// tpumac
module tpumac
 #(parameter BITS_AB=8,
   parameter BITS_C=16)
  (
   input clk, rst_n, WrEn, en,
   input signed [BITS_AB-1:0] Ain,
   input signed [BITS_AB-1:0] Bin,
   input signed [BITS_C-1:0] Cin,
   output reg signed [BITS_AB-1:0] Aout,
   output reg signed [BITS_AB-1:0] Bout,
   output reg signed [BITS_C-1:0] Cout
  );
==> flow/config.mk <==
export PLATFORM = sky130hd
export DESIGN_NAME = tpumac
export DESIGN_NICKNAME = tpumac
export VERILOG_FILES = /design/flow/design.v
export SDC_FILE = /design/flow/constraint.sdc
export NUM_CORES = 4
export LEC_CHECK = 0
export ABC_AREA = 1
export CAP_MARGIN = 20
export CELL_PAD_IN_SITES_GLOBAL_PLACEMENT = 2
export CORE_ASPECT_RATIO = 0.52
export CORE_MARGIN = 10
export CORE_UTILIZATION = 40
export CTS_CLUSTER_DIAMETER = 124
export CTS_CLUSTER_SIZE = 34
export GPL_ROUTABILITY_DRIVEN = 0
export MIN_ROUTING_LAYER = met2
export PLACE_DENSITY_LB_ADDON = 0.15
export SETUP_SLACK_MARGIN = 0.23
export SLEW_MARGIN = 20
export TNS_END_PERCENT = 60
==> flow/constraint.sdc <==
create_clock -name core_clock -period 6.01 [get_ports {clk}]
set_input_delay 1.2020 -clock core_clock [delete_from_list [all_inputs] [get_ports {clk}]]
set_output_delay 1.2020 -clock core_clock [all_outputs]
set_load 0.01 [all_outputs]
run.sh (not shown) runs the stock make flow with config.mk's settings and CLKGATE_MAP_FILE=.
Edit:
ABC_AREA = not set   (was 1)
CELL_PAD_IN_SITES_GLOBAL_PLACEMENT = not set   (was 2)
CORE_ASPECT_RATIO = not set   (was 0.52)
CORE_MARGIN = 2   (was 10)
CTS_CLUSTER_DIAMETER = not set   (was 124)
CTS_CLUSTER_SIZE = not set   (was 34)
GPL_ROUTABILITY_DRIVEN = not set   (was 0)
MIN_ROUTING_LAYER = not set   (was met2)
PLACE_DENSITY_LB_ADDON = 0.06   (was 0.15)
SETUP_SLACK_MARGIN = -0.24   (was 0.23)
TNS_END_PERCENT = not set   (was 60)
clock period = 5.2 ns   (was 6.01 ns; I/O delays follow)
Effect:
- The new run produced a layout that fails on negative setup slack
- wire length shrinks by 28%
- non-clock buffer count came out higher by 16
- clock skew hardly moves
Edit:
CORE_UTILIZATION = 72   (was 40)
CTS_CLUSTER_DIAMETER = 27   (was not set)
CTS_CLUSTER_SIZE = 25   (was not set)
PLACE_DENSITY_LB_ADDON = 0.27   (was 0.06)
SETUP_SLACK_MARGIN = not set   (was -0.24)
=> This time the run failed in global routing (5_1_grt) on GRT-0116. Synthesized area is unchanged. Synthesized cell count does not change. Die size decreases by 43%.

---

== v3 ==
tpumac again, from the RTL that the note above started with.
Design tpumac, start of the top module:
module tpumac
 #(parameter BITS_AB=8,
   parameter BITS_C=16)
  (
   input clk, rst_n, WrEn, en,
   input signed [BITS_AB-1:0] Ain,
   input signed [BITS_AB-1:0] Bin,
   input signed [BITS_C-1:0] Cin,
   output reg signed [BITS_AB-1:0] Aout,
   output reg signed [BITS_AB-1:0] Bout,
   output reg signed [BITS_C-1:0] Cout
  );
  reg signed [BITS_C-1:0] Mult;
  reg [BITS_C-1:0] Adder, CMux;
  assign Mult = Ain * Bin;
  assign Adder = Mult + Cout;
  assign CMux = WrEn ? Cin : Adder;
  always@(posedge clk, negedge rst_n) begin
	if (!rst_n) begin
		Aout <= '0;
		Bout <= '0;
		Cout <= '0;
	end
	else if (en) begin
		Aout <= Ain;
		Bout <= Bin;
		Cout <= CMux;
	end
  end
endmodule
export LEC_CHECK = 0
export CAP_MARGIN = 20
export CELL_PAD_IN_SITES_GLOBAL_PLACEMENT = 1
export CORE_MARGIN = 2
export CORE_UTILIZATION = 30
export CTS_CLUSTER_DIAMETER = 246
export PLACE_DENSITY = 0.77
export SLEW_MARGIN = 20
create_clock -name core_clock -period 3.67 [get_ports {clk}]
v3 finished every stage; the final checks, however, were not passed, the failures being setup timing.
Input changes introduced in v15 (baseline for comparison: v3):
- putting CTS_CLUSTER_SIZE at 66 where nothing was set
- putting HOLD_SLACK_MARGIN at 0.24 where nothing was set
- putting CELL_PAD_IN_SITES_DETAIL_PLACEMENT at 1 where nothing was set
- putting GPL_ROUTABILITY_DRIVEN at 1 where nothing was set
- swapping 30 for 69 in CORE_UTILIZATION
- putting GPL_TIMING_DRIVEN at 0 where nothing was set
- putting TNS_END_PERCENT at 60 where nothing was set
- swapping 0.77 for 0.66 in PLACE_DENSITY
- putting SETUP_SLACK_MARGIN at 0.44 where nothing was set
v15 did not run to completion, as it errored out during global placement.
Compound-cell area share of the yosys netlist: v3 vs v15 identical
Diff v3..v15 | count of state elements after synthesis | unchanged
As far as simple-gate portion of the synthesized area goes, v3 and v15 are indistinguishable; the numbers are identical.
From v3 to v15, cell total in the yosys stat output did not move at all.
Looking only at floorplan core density, and setting everything else aside, the lower value of v3 and v15 goes to v3.
v15: site row count 15 below v3
Comparing v15 against v3, there is no change at all in netlist area before placement.
Changes observed in v15 relative to v3: die area -about 55%; die extent in y -40 um.
Input-level comparison between v53 and v15:
- GPL_ROUTABILITY_DRIVEN no longer set, was 1
- CELL_PAD_IN_SITES_GLOBAL_PLACEMENT no longer set, was 1
- CTS_CLUSTER_DIAMETER now 297, was 246
- ABC_AREA now 1, previously not set
- CORE_UTILIZATION now 30, was 69
- CELL_PAD_IN_SITES_DETAIL_PLACEMENT no longer set, was 1
- HOLD_SLACK_MARGIN no longer set, was 0.24
- GPL_TIMING_DRIVEN no longer set, was 0
- PLACE_DENSITY no longer set, was 0.66
- TNS_END_PERCENT no longer set, was 60
- CTS_CLUSTER_SIZE now 95, was 66
- SETUP_SLACK_MARGIN now 1.05, was 0.44
## What came out
- The final report for v53 shows a completed flow and a layout that fails verification, specifically setup timing.
- Per the comparison of v53 with v15, proportion of synthesized chip area in sequential cells -1.2 points, chip area line of the yosys report +about 7%, die height +about 54%.
- Initial cell density of the core for v53: 40 points down relative to v15
What v40 does differently from v53 at the input level:
- TNS_END_PERCENT newly set to 60
- HOLD_SLACK_MARGIN newly set to 0.24
- CELL_PAD_IN_SITES_GLOBAL_PLACEMENT newly set to 1
- GPL_TIMING_DRIVEN newly set to 0
- CTS_CLUSTER_DIAMETER changed from 297 to 246
- GPL_ROUTABILITY_DRIVEN newly set to 1
- ABC_AREA removed (was 1)
- CELL_PAD_IN_SITES_DETAIL_PLACEMENT newly set to 2
- CTS_CLUSTER_SIZE changed from 95 to 66
- PLACE_DENSITY newly set to 0.74
- SETUP_SLACK_MARGIN removed (was 1.05)
- CORE_UTILIZATION changed from 30 to 69
## What came out
v40 | ERROR | global placement. Diff v53 -> v40 | area figure in the yosys stat output | down by a few percent. v40 vs. v53: average footprint of a synthesized cell moved up, core footprint moved down, area fraction in compound gates after synthesis moved up, die area moved down, placement row count moved down. Synthesized cell area was higher in the run labelled v53. Going from v53 to v40, the tally of unique sky130hd cells used after synthesis was found to have gone up by 1. Side by side, number of cells in Yosys stat turned out lower in v40 than in v53.
